Setup of JK:
Design CS, start of the top module:
module CS(clk, reset, X, Y);
	input clk, reset; 
	input [7:0] X;
	output [9:0] Y;
	reg [9:0] X1,X2, X3, X4, X5, X6, X7, X8, X9;
	wire[9:0] avg_w;
	reg [9:0] avg;
	reg [9:0] appr;
	wire[9:0] Y_keep_w;
	reg [9:0] Y;
	reg [12:0] avg_dividend;
	reg [12:0] Y_dividend;
	reg [12:0] total_num;
	reg [9:0] least;
	wire [12:0] avg_dis = 13'd9;
	wire [12:0] Y_dis = 13'd8;
	always @(negedge clk) begin
		if(reset) begin
			X1 <= 0; X2 <= 0; X3 <= 0; X4 <= 0; X5 <= 0; X6 <= 0; X7 <= 0; X8 <= 0; X9 <= 0;
			avg_dividend <= 0;
			total_num <= 0;
		end  
		else begin 
			if (total_num < 9)
				total_num <= total_num + 1;
			X1 <= X2;
			X2 <= X3;
			X3 <= X4;
			X4 <= X5;
			X5 <= X6;
			X6 <= X7;
			X7 <= X8;
			X8 <= X9;
			X9 <= X;
			avg_dividend <= X2+X3+X4+X5+X6+X7+X8+X9+X; 	
		end  
	end  
	calc c1(avg_dividend, avg_dis, avg_w);
	always @(*) begin
		avg = avg_w;
		appr = X1;
		least = 1000;
		if( (avg >= X1) && (avg - X1) < least) begin
			appr = X1;
			least = avg - X1;
		end
		if(avg >= X2 && (avg - X2) < least) begin
			appr = X2;
			least = avg - X2;
		end
		if(avg >= X3 && (avg - X3) < least) begin
			appr = X3;
			least = avg - X3;
		end
		if(avg >= X4 && (avg - X4) < least) begin
			appr = X4;
			least = avg - X4;
		end
		if(avg >= X5 && (avg - X5) < least) begin
			appr = X5;
			least = avg - X5;
		end
		if(avg >= X6 && (avg - X6) < least) begin
			appr = X6;
			least = avg - X6;
		end
		if(avg >= X7 && (avg - X7) < least) begin
			appr = X7;
			least = avg - X7;
		end
		if(avg >= X8 && (avg - X8) < least) begin
			appr = X8;
			least = avg - X8;
		end
		if(avg >= X9 && (avg - X9) < least) begin
			appr = X9;
			least = avg - X9;
		end
		Y_dividend = avg_dividend + avg_dis*appr;
	end  
	calc c2(Y_dividend, Y_dis, Y_keep_w);	
	always @(posedge clk) begin
		if (total_num >= 9)
			Y <= Y_keep_w;
	end 
endmodule
export LEC_CHECK = 0
export ABC_AREA = 0
export CAP_MARGIN = 20
export CORE_ASPECT_RATIO = 1.19
export CORE_MARGIN = 5
export CORE_UTILIZATION = 59
export CTS_CLUSTER_SIZE = 14
export PLACE_DENSITY = 0.45
export SLEW_MARGIN = 20
export TNS_END_PERCENT = 15
create_clock -name core_clock -period 70.0 [get_ports {clk}]
run.sh (not shown) runs the stock make flow with config.mk's settings and CLKGATE_MAP_FILE=.
Input-level comparison between MS and JK:
Settings: changing SLEW_MARGIN from 20 to 5; removing CORE_ASPECT_RATIO (formerly 1.19); removing CTS_CLUSTER_SIZE (formerly 14); removing ABC_AREA (formerly 0); removing PLACE_DENSITY (formerly 0.45); changing CORE_MARGIN from 5 to 2; changing TNS_END_PERCENT from 15 to 85; setting MAX_ROUTING_LAYER to met4 for the first time; setting MIN_ROUTING_LAYER to met2 for the first time; setting GPL_TIMING_DRIVEN to 0 for the first time; changing CORE_UTILIZATION from 59 to 40.
[summary]
- What JK reported for non-clock buffer count has to be multiplied by 1.8 to get the figure for MS.
- Between MS and JK, the clock network area share is higher for JK.
- [MS] sequential share of layout area fell 0.95 points relative to JK
- Summary: with JK as the reference, via count of the first global-routing pass in MS moved up by more than a quarter.
- Note that the wire length after detailed routing recorded for JK amounts to 0.925 times the value seen in MS.
- | setup slack after layout | MS vs JK | 0.68 ns lower |
- In the tables for MS and JK, die size reads higher with MS.
What AL does differently from MS at the input level:
Settings: setting GPL_ROUTABILITY_DRIVEN to 0 for the first time; changing CORE_MARGIN from 2 to 3; setting CTS_CLUSTER_DIAMETER to 267 for the first time; changing CORE_UTILIZATION from 40 to 72; setting CTS_CLUSTER_SIZE to 36 for the first time; changing TNS_END_PERCENT from 85 to 25; setting ABC_AREA to 0 for the first time.
### Flow results
Max vertical extent of the die across AL and MS: MS
Diff AL..MS | netlist area before placement | negligible
Changes observed in AL relative to MS: setup slack after placement went up by 0.94 ns, die outline area went down by 42%.
AL is listed as incomplete: the tool reported an error in global routing and the run ended there.
| area of the core | AL vs MS | better |
As far as number of cell instances after yosys synthesis goes, MS and AL are indistinguishable; the numbers are identical.
Summary: with MS as the reference, quantity of gates resized following cts in AL moved up by more than 10%.
Comparing AL against MS, there is no change at all in xor and xnor area share after synthesis.
What TR does differently from AL at the input level:
Settings: CORE_UTILIZATION changed from 72 to 40; CTS_CLUSTER_SIZE changed from 36 to 35; MIN_ROUTING_LAYER changed from met2 to met1; CTS_CLUSTER_DIAMETER removed (was 267); ABC_AREA changed from 0 to 1; TNS_END_PERCENT changed from 25 to 85; HOLD_SLACK_MARGIN newly set to 0.26.
==> comparison <==
- Between TR and AL, it is TR whose post-cts gate resize count is lower, by 102.
- TR: area fraction in full adders, half adders and majority gates is 0.34 points higher than what AL reported.
- In the metrics for TR and AL, the one carrying the lower multiplexer area fraction after synthesis is TR.
- Diff AL -> TR: sequential-to-total area share from yosys stat rose by 0.31 points, post-CTS setup repair buffer count now sits lower.
- Diff AL -> TR | synthesized cell count | increase of 342
- TR vs AL — post-place setup slack rose 6.80 ns.
- Compare TR and AL | area of the placeable core lower: AL
- Diff AL -> TR: synthesized area went down; number of standard cells reported by yosys went up 17%.
- TR | stages: all done | timing, DRC, antenna: all pass
